Setup of v7:
// part2
module part2 (
    clear,
    clock,
    digit,
    digit_valid,
    end_of_line,
    total,
    line_result
);
Size in the first run: ~6600 cells after synthesis, about 120 I/O pins, about 52000 µm² of cells after synthesis.
Settings: LEC_CHECK=0, CAP_MARGIN=20, CORE_MARGIN=2, CORE_UTILIZATION=70, MAX_ROUTING_LAYER=met4, SETUP_SLACK_MARGIN=1.8, SLEW_MARGIN=20; clock period 6.23 ns.
run.sh (not shown) runs the stock make flow with config.mk's settings and CLKGATE_MAP_FILE=.
v7 is listed as incomplete: the tool reported an error in global routing and the run ended there.
--- input diff v7..v20 ---
# v7
export LEC_CHECK = 0
export CAP_MARGIN = 20
export CORE_MARGIN = 2
export CORE_UTILIZATION = 70
export MAX_ROUTING_LAYER = met4
export SETUP_SLACK_MARGIN = 1.8
export SLEW_MARGIN = 20
create_clock -name core_clock -period 6.23 [get_ports {clock}]
# v20
export LEC_CHECK = 0
export CAP_MARGIN = 20
export CORE_MARGIN = 2
export CORE_UTILIZATION = 72
export CTS_CLUSTER_DIAMETER = 228
export CTS_CLUSTER_SIZE = 37
export SLEW_MARGIN = 20
create_clock -name core_clock -period 3.92 [get_ports {clock}]
Results
v20 did not finish: a tool error stopped it during detailed placement.
~same adder-cell share of the synthesized area in v7 and v20
Diff v20..v7 | synthesized chip area reported by yosys | unchanged
Relative to v7, number of cell rows has gone down in v20.
v20: floorplan utilization 2.5 points above v7
Diff v20..v7 | area after synthesis | unchanged
Summary of the comparison: final weighted congestion of routability-driven global placement is higher in v20, relative to v7.
Diff v7 -> v20 | die boundary height | down slightly
Delta (v20 minus v7): die area shrank by about 2.7%; placeable core region shrank by 3.5%.
What v5 does differently from v20 at the input level:
# v20
export LEC_CHECK = 0
export CAP_MARGIN = 20
export CORE_MARGIN = 2
export CORE_UTILIZATION = 72
export CTS_CLUSTER_DIAMETER = 228
export CTS_CLUSTER_SIZE = 37
export SLEW_MARGIN = 20
create_clock -name core_clock -period 3.92 [get_ports {clock}]
# v5
export LEC_CHECK = 0
export CAP_MARGIN = 20
export CORE_MARGIN = 2
export CORE_UTILIZATION = 12
export SLEW_MARGIN = 20
create_clock -name core_clock -period 9.4 [get_ports {clock}]
==> comparison <==
Among v20 and v5, the run that stopped before the end is v20, and it is the only one. There was hardly any difference in post-synthesis average cell area between v5 and v20. Between v20 and v5, the flow reports y dimension of the die increasing by more than 100%. The die outline area in v5 sits 490% above the value recorded for v20.
--- input diff v5..v16 ---
# v5
export LEC_CHECK = 0
export CAP_MARGIN = 20
export CORE_MARGIN = 2
export CORE_UTILIZATION = 12
export SLEW_MARGIN = 20
create_clock -name core_clock -period 9.4 [get_ports {clock}]
# v16
export LEC_CHECK = 0
export ABC_AREA = 1
export CAP_MARGIN = 10
export CORE_MARGIN = 2
export CORE_UTILIZATION = 72
export SLEW_MARGIN = 20
create_clock -name core_clock -period 8.05 [get_ports {clock}]
[summary]
The final layout from v16, which completed every stage, passed the timing, design-rule and antenna checks at the end of the flow.
Setup slack: v16 less than v5
~same flop share of the area in v16 and v5
Delta (v16 minus v5): part of the power in the clock network lower, overall routing resource usage up 37 points, overall power after layout grew by 44%.
v16 reports a higher transition time at the pin with the least slew margin than v5 does.
Input changes introduced in v27 (baseline for comparison: v16):
# v16
export LEC_CHECK = 0
export ABC_AREA = 1
export CAP_MARGIN = 10
export CORE_MARGIN = 2
export CORE_UTILIZATION = 72
export SLEW_MARGIN = 20
create_clock -name core_clock -period 8.05 [get_ports {clock}]
# v27
export LEC_CHECK = 0
export ABC_AREA = 1
export CAP_MARGIN = 20
export CORE_MARGIN = 2
export CORE_UTILIZATION = 72
export CTS_CLUSTER_DIAMETER = 400
export CTS_CLUSTER_SIZE = 100
export PLACE_DENSITY = 0.39
export SLEW_MARGIN = 20
create_clock -name core_clock -period 4.39 [get_ports {clock}]
v27: it failed with a tool error in global routing, so there are no final results. v27 vs v16: number of placed instances with taps included up by more than 10%. Comparing v16 against v27, there is no change at all in xor and xnor fraction of the mapped netlist area. From v27 to v16, proportion of register bits with asynchronous set or reset after synthesis did not move at all. Area enclosed by the die boundary: v27 vs v16 identical.

---

The RTL this note starts from:
==> flow/design.v <==
module part2 (
    clear,
    clock,
    digit,
    digit_valid,
    end_of_line,
    total,
    line_result
);
    input clear;
    input clock;
    input [3:0] digit;
    input digit_valid;
    input end_of_line;
    output [63:0] total;
    output [47:0] line_result;
    wire [63:0] _205;
    wire [47:0] _38;
    wire [43:0] _196;
    wire [47:0] _197;
    wire [47:0] _193;
    wire [47:0] _186;
    wire [47:0] _172;
    wire [47:0] _158;
    wire [47:0] _144;
    wire [47:0] _130;
    wire [47:0] _116;
    wire [47:0] _102;
    wire [47:0] _88;
    wire [47:0] _74;
    wire [47:0] _60;
    wire vdd;
    wire _3;
    wire _5;
    wire [47:0] _49;
    wire [3:0] _7;
    wire [47:0] _45;
    wire _46;
    wire _47;
    wire [47:0] _50;
    wire [47:0] _52;
    wire [47:0] _8;
    reg [47:0] _43;
    wire [47:0] _9;
    wire [95:0] _57;
    wire [47:0] _58;
    wire [47:0] _61;
    wire _62;
    wire _63;
    wire [47:0] _64;
    wire [47:0] _66;
    wire [47:0] _10;
    reg [47:0] _55;
    wire [47:0] _11;
    wire [95:0] _71;
    wire [47:0] _72;
    wire [47:0] _75;
    wire _76;
    wire _77;
    wire [47:0] _78;
    wire [47:0] _80;
    wire [47:0] _12;
    reg [47:0] _69;
    wire [47:0] _13;
    wire [95:0] _85;
    wire [47:0] _86;
    wire [47:0] _89;
    wire _90;
    wire _91;
    wire [47:0] _92;
    wire [47:0] _94;
    wire [47:0] _14;
    reg [47:0] _83;
    wire [47:0] _15;
    wire [95:0] _99;
    wire [47:0] _100;
    wire [47:0] _103;
    wire _104;
    wire _105;
    wire [47:0] _106;
    wire [47:0] _108;
    wire [47:0] _16;
    reg [47:0] _97;
    wire [47:0] _17;
    wire [95:0] _113;
    wire [47:0] _114;
    wire [47:0] _117;
    wire _118;
    wire _119;
    wire [47:0] _120;
    wire [47:0] _122;
    wire [47:0] _18;
    reg [47:0] _111;
    wire [47:0] _19;
    wire [95:0] _127;
    wire [47:0] _128;
    wire [47:0] _131;
    wire _132;
    wire _133;
    wire [47:0] _134;
    wire [47:0] _136;
    wire [47:0] _20;
    reg [47:0] _125;
    wire [47:0] _21;
    wire [95:0] _141;
    wire [47:0] _142;
    wire [47:0] _145;
    wire _146;
    wire _147;
    wire [47:0] _148;
    wire [47:0] _150;
    wire [47:0] _22;
    reg [47:0] _139;
    wire [47:0] _23;
    wire [95:0] _155;
    wire [47:0] _156;
    wire [47:0] _159;
    wire _160;
    wire _161;
    wire [47:0] _162;
    wire [47:0] _164;
    wire [47:0] _24;
    reg [47:0] _153;
    wire [47:0] _25;
    wire [95:0] _169;
    wire [47:0] _170;
    wire [47:0] _173;
    wire _174;
    wire _175;
    wire [47:0] _176;
    wire [47:0] _178;
    wire [47:0] _26;
    reg [47:0] _167;
    wire [47:0] _27;
    wire [95:0] _183;
    wire [47:0] _184;
    wire [47:0] _187;
    wire _188;
    wire _189;
    wire [47:0] _190;
    wire [47:0] _192;
    wire [47:0] _28;
    reg [47:0] _181;
    wire [47:0] _29;
    wire [95:0] _194;
    wire [47:0] _195;
    wire [47:0] _198;
    wire _199;
    wire _31;
    wire _200;
    wire [47:0] _201;
    wire _33;
    wire [47:0] _203;
    wire [47:0] _34;
    reg [47:0] _40;
    wire [15:0] _207;
    wire [63:0] _208;
    wire [63:0] _209;
    wire [63:0] _35;
    reg [63:0] _206;
    assign _205 = 64'b0000000000000000000000000000000000000000000000000000000000000000;
    assign _38 = 48'b000000000000000000000000000000000000000000000000;
    assign _196 = 44'b00000000000000000000000000000000000000000000;
    assign _197 = { _196,
                    _7 };
    assign _193 = 48'b000000000000000000000000000000000000000000001010;
    assign _186 = { _196,
                    _7 };
    assign _172 = { _196,
                    _7 };
    assign _158 = { _196,
                    _7 };
    assign _144 = { _196,
                    _7 };
    assign _130 = { _196,
                    _7 };
    assign _116 = { _196,
                    _7 };
    assign _102 = { _196,
                    _7 };
    assign _88 = { _196,
                   _7 };
    assign _74 = { _196,
                   _7 };
    assign _60 = { _196,
                   _7 };
    assign vdd = 1'b1;
    assign _3 = clear;
    assign _5 = clock;
    assign _49 = { _196,
                   _7 };
    assign _7 = digit;
    assign _45 = { _196,
                   _7 };
    assign _46 = _43 < _45;
    assign _47 = _31 & _46;
    assign _50 = _47 ? _49 : _43;
    assign _52 = _33 ? _38 : _50;
    assign _8 = _52;
    always @(posedge _5) begin
        if (_3)
            _43 <= _38;
        else
            _43 <= _8;
    end
    assign _9 = _43;
    assign _57 = _9 * _193;
    assign _58 = _57[47:0];
    assign _61 = _58 + _60;
    assign _62 = _55 < _61;
    assign _63 = _31 & _62;
    assign _64 = _63 ? _61 : _55;
    assign _66 = _33 ? _38 : _64;
    assign _10 = _66;
    always @(posedge _5) begin
        if (_3)
            _55 <= _38;
        else
            _55 <= _10;
    end
    assign _11 = _55;
    assign _71 = _11 * _193;
    assign _72 = _71[47:0];
    assign _75 = _72 + _74;
    assign _76 = _69 < _75;
    assign _77 = _31 & _76;
    assign _78 = _77 ? _75 : _69;
    assign _80 = _33 ? _38 : _78;
    assign _12 = _80;
    always @(posedge _5) begin
        if (_3)
            _69 <= _38;
        else
            _69 <= _12;
    end
    assign _13 = _69;
    assign _85 = _13 * _193;
    assign _86 = _85[47:0];
    assign _89 = _86 + _88;
    assign _90 = _83 < _89;
    assign _91 = _31 & _90;
    assign _92 = _91 ? _89 : _83;
    assign _94 = _33 ? _38 : _92;
    assign _14 = _94;
    always @(posedge _5) begin
        if (_3)
            _83 <= _38;
        else
            _83 <= _14;
    end
    assign _15 = _83;
    assign _99 = _15 * _193;
    assign _100 = _99[47:0];
    assign _103 = _100 + _102;
    assign _104 = _97 < _103;
    assign _105 = _31 & _104;
    assign _106 = _105 ? _103 : _97;
    assign _108 = _33 ? _38 : _106;
    assign _16 = _108;
    always @(posedge _5) begin
        if (_3)
            _97 <= _38;
        else
            _97 <= _16;
    end
    assign _17 = _97;
    assign _113 = _17 * _193;
    assign _114 = _113[47:0];
    assign _117 = _114 + _116;
    assign _118 = _111 < _117;
    assign _119 = _31 & _118;
    assign _120 = _119 ? _117 : _111;
    assign _122 = _33 ? _38 : _120;
    assign _18 = _122;
    always @(posedge _5) begin
        if (_3)
            _111 <= _38;
        else
            _111 <= _18;
    end
    assign _19 = _111;
    assign _127 = _19 * _193;
    assign _128 = _127[47:0];
    assign _131 = _128 + _130;
    assign _132 = _125 < _131;
    assign _133 = _31 & _132;
    assign _134 = _133 ? _131 : _125;
    assign _136 = _33 ? _38 : _134;
    assign _20 = _136;
    always @(posedge _5) begin
        if (_3)
            _125 <= _38;
        else
            _125 <= _20;
    end
    assign _21 = _125;
    assign _141 = _21 * _193;
    assign _142 = _141[47:0];
    assign _145 = _142 + _144;
    assign _146 = _139 < _145;
    assign _147 = _31 & _146;
    assign _148 = _147 ? _145 : _139;
    assign _150 = _33 ? _38 : _148;
    assign _22 = _150;
    always @(posedge _5) begin
        if (_3)
            _139 <= _38;
        else
            _139 <= _22;
    end
    assign _23 = _139;
    assign _155 = _23 * _193;
    assign _156 = _155[47:0];
    assign _159 = _156 + _158;
    assign _160 = _153 < _159;
    assign _161 = _31 & _160;
    assign _162 = _161 ? _159 : _153;
    assign _164 = _33 ? _38 : _162;
    assign _24 = _164;
    always @(posedge _5) begin
        if (_3)
            _153 <= _38;
        else
            _153 <= _24;
    end
    assign _25 = _153;
    assign _169 = _25 * _193;
    assign _170 = _169[47:0];
    assign _173 = _170 + _172;
    assign _174 = _167 < _173;
    assign _175 = _31 & _174;
    assign _176 = _175 ? _173 : _167;
    assign _178 = _33 ? _38 : _176;
    assign _26 = _178;
    always @(posedge _5) begin
        if (_3)
            _167 <= _38;
        else
            _167 <= _26;
    end
    assign _27 = _167;
    assign _183 = _27 * _193;
    assign _184 = _183[47:0];
    assign _187 = _184 + _186;
    assign _188 = _181 < _187;
    assign _189 = _31 & _188;
    assign _190 = _189 ? _187 : _181;
    assign _192 = _33 ? _38 : _190;
    assign _28 = _192;
    always @(posedge _5) begin
        if (_3)
            _181 <= _38;
        else
            _181 <= _28;
    end
    assign _29 = _181;
    assign _194 = _29 * _193;
    assign _195 = _194[47:0];
    assign _198 = _195 + _197;
    assign _199 = _40 < _198;
    assign _31 = digit_valid;
    assign _200 = _31 & _199;
    assign _201 = _200 ? _198 : _40;
    assign _33 = end_of_line;
    assign _203 = _33 ? _38 : _201;
    assign _34 = _203;
    always @(posedge _5) begin
        if (_3)
            _40 <= _38;
        else
            _40 <= _34;
    end
    assign _207 = 16'b0000000000000000;
    assign _208 = { _207,
                    _40 };
    assign _209 = _206 + _208;
    assign _35 = _209;
    always @(posedge _5) begin
        if (_3)
            _206 <= _205;
        else
            if (_33)
                _206 <= _35;
    end
    assign total = _206;
    assign line_result = _40;
endmodule
==> flow/config.mk <==
export PLATFORM = sky130hd
export DESIGN_NAME = part2
export DESIGN_NICKNAME = part2
export VERILOG_FILES = /design/flow/design.v
export SDC_FILE = /design/flow/constraint.sdc
export NUM_CORES = 4
export LEC_CHECK = 0
export CAP_MARGIN = 25
export CELL_PAD_IN_SITES_DETAIL_PLACEMENT = 0
export CORE_MARGIN = 5
export CORE_UTILIZATION = 66
export CTS_CLUSTER_DIAMETER = 55
export CTS_CLUSTER_SIZE = 16
export GPL_ROUTABILITY_DRIVEN = 1
export MAX_ROUTING_LAYER = met4
export PLACE_DENSITY_LB_ADDON = 0.0
export SLEW_MARGIN = 20
==> flow/constraint.sdc <==
create_clock -name core_clock -period 6.5 [get_ports {clock}]
set_input_delay 1.3000 -clock core_clock [delete_from_list [all_inputs] [get_ports {clock}]]
set_output_delay 1.3000 -clock core_clock [all_outputs]
set_load 0.01 [all_outputs]
The baseline completed, yet does not pass: negative setup slack.
Next try:
==> flow/config.mk (replaced) <==
export PLATFORM = sky130hd
export DESIGN_NAME = part2
export DESIGN_NICKNAME = part2
export VERILOG_FILES = /design/flow/design.v
export SDC_FILE = /design/flow/constraint.sdc
export NUM_CORES = 4
export LEC_CHECK = 0
export CAP_MARGIN = 20
export CORE_MARGIN = 9
export CORE_UTILIZATION = 40
export MAX_ROUTING_LAYER = met4
export SLEW_MARGIN = 20
The changed run went through all stages and came out clean.
Sequential share of layout area falls by 0.28 points.
First-iteration DRC count is lower by 29%.
Worst setup slack is better by 0.12 ns.
Hold slack degrades by 0.018 ns.
Wire length goes down by 2.4%.
Sequential power barely changes.
Design area climbs by about 2%.
Die area rose by about 70%.
Global-route usage shrinks by 14 points.
Total power falls by about 2.1%.
Via count goes down by 3.1%.
Next try:
--- a/flow/config.mk
+++ b/flow/config.mk
@@ -8,5 +8,6 @@
 export CAP_MARGIN = 20
-export CORE_MARGIN = 9
-export CORE_UTILIZATION = 40
-export MAX_ROUTING_LAYER = met4
+export CELL_PAD_IN_SITES_DETAIL_PLACEMENT = 2
+export CORE_MARGIN = 5
+export CORE_UTILIZATION = 37
+export MAX_ROUTING_LAYER = met5
 export SLEW_MARGIN = 20
Effect:
- The changed run failed in global routing (ODB-0269)
- area after synthesis does not change
- die area rose by 3.4%
- synthesized cell count stays the same
Next try:
--- a/flow/config.mk
+++ b/flow/config.mk
@@ -8,6 +8,5 @@
 export CAP_MARGIN = 20
-export CELL_PAD_IN_SITES_DETAIL_PLACEMENT = 2
-export CORE_MARGIN = 5
-export CORE_UTILIZATION = 37
-export MAX_ROUTING_LAYER = met5
+export CORE_MARGIN = 2
+export CORE_UTILIZATION = 66
+export MAX_ROUTING_LAYER = met4
 export SLEW_MARGIN = 20
==> flow/constraint.sdc (replaced) <==
create_clock -name core_clock -period 6.11 [get_ports {clock}]
set_input_delay 1.2220 -clock core_clock [delete_from_list [all_inputs] [get_ports {clock}]]
set_output_delay 1.2220 -clock core_clock [all_outputs]
set_load 0.01 [all_outputs]
Now the flow completed and failed the layout checks on negative setup slack.
Synthesized cell count stays the same.
Area after synthesis is unchanged.
Die area came out lower by about 45%.
Next try:
--- a/flow/config.mk
+++ b/flow/config.mk
@@ -9,4 +9,3 @@
 export CORE_MARGIN = 2
-export CORE_UTILIZATION = 66
-export MAX_ROUTING_LAYER = met4
+export CORE_UTILIZATION = 40
 export SLEW_MARGIN = 20
==> flow/constraint.sdc (replaced) <==
create_clock -name core_clock -period 6.5 [get_ports {clock}]
set_input_delay 1.3000 -clock core_clock [delete_from_list [all_inputs] [get_ports {clock}]]
set_output_delay 1.3000 -clock core_clock [all_outputs]
set_load 0.01 [all_outputs]
With this change the flow finished clean.
Worst setup slack gets better by 0.59 ns.
Combinational power shrinks by about 20%.
Flip-flop count does not change.
Synthesized area stays the same.
Critical path depth falls by 1.
Register-to-register slack improved by 0.59 ns.
Via count goes down by about 9%.
Routed wire length decreases by about 12%.
Total power decreases by 12%.
Cell area decreases by 5.1%.
Next try:
--- a/flow/config.mk
+++ b/flow/config.mk
@@ -9,3 +9,4 @@
 export CORE_MARGIN = 2
-export CORE_UTILIZATION = 40
+export CORE_UTILIZATION = 66
+export MAX_ROUTING_LAYER = met4
 export SLEW_MARGIN = 20
==> flow/constraint.sdc (replaced) <==
create_clock -name core_clock -period 6.23 [get_ports {clock}]
set_input_delay 1.2460 -clock core_clock [delete_from_list [all_inputs] [get_ports {clock}]]
set_output_delay 1.2460 -clock core_clock [all_outputs]
set_load 0.01 [all_outputs]
This time the run finished but fails on negative setup slack. Worst hold slack improves by 0.020 ns. Routed wire length rose by 12%. First-iteration DRC count rose by 58%. Register-to-register slack got worse by 0.59 ns. Core utilization increases by 34 points. Area after synthesis is unchanged. Non-clock buffer count is higher by 315. Die size drops by 39%.
Power figures rest on the tool's default switching activity, not on a simulated workload.
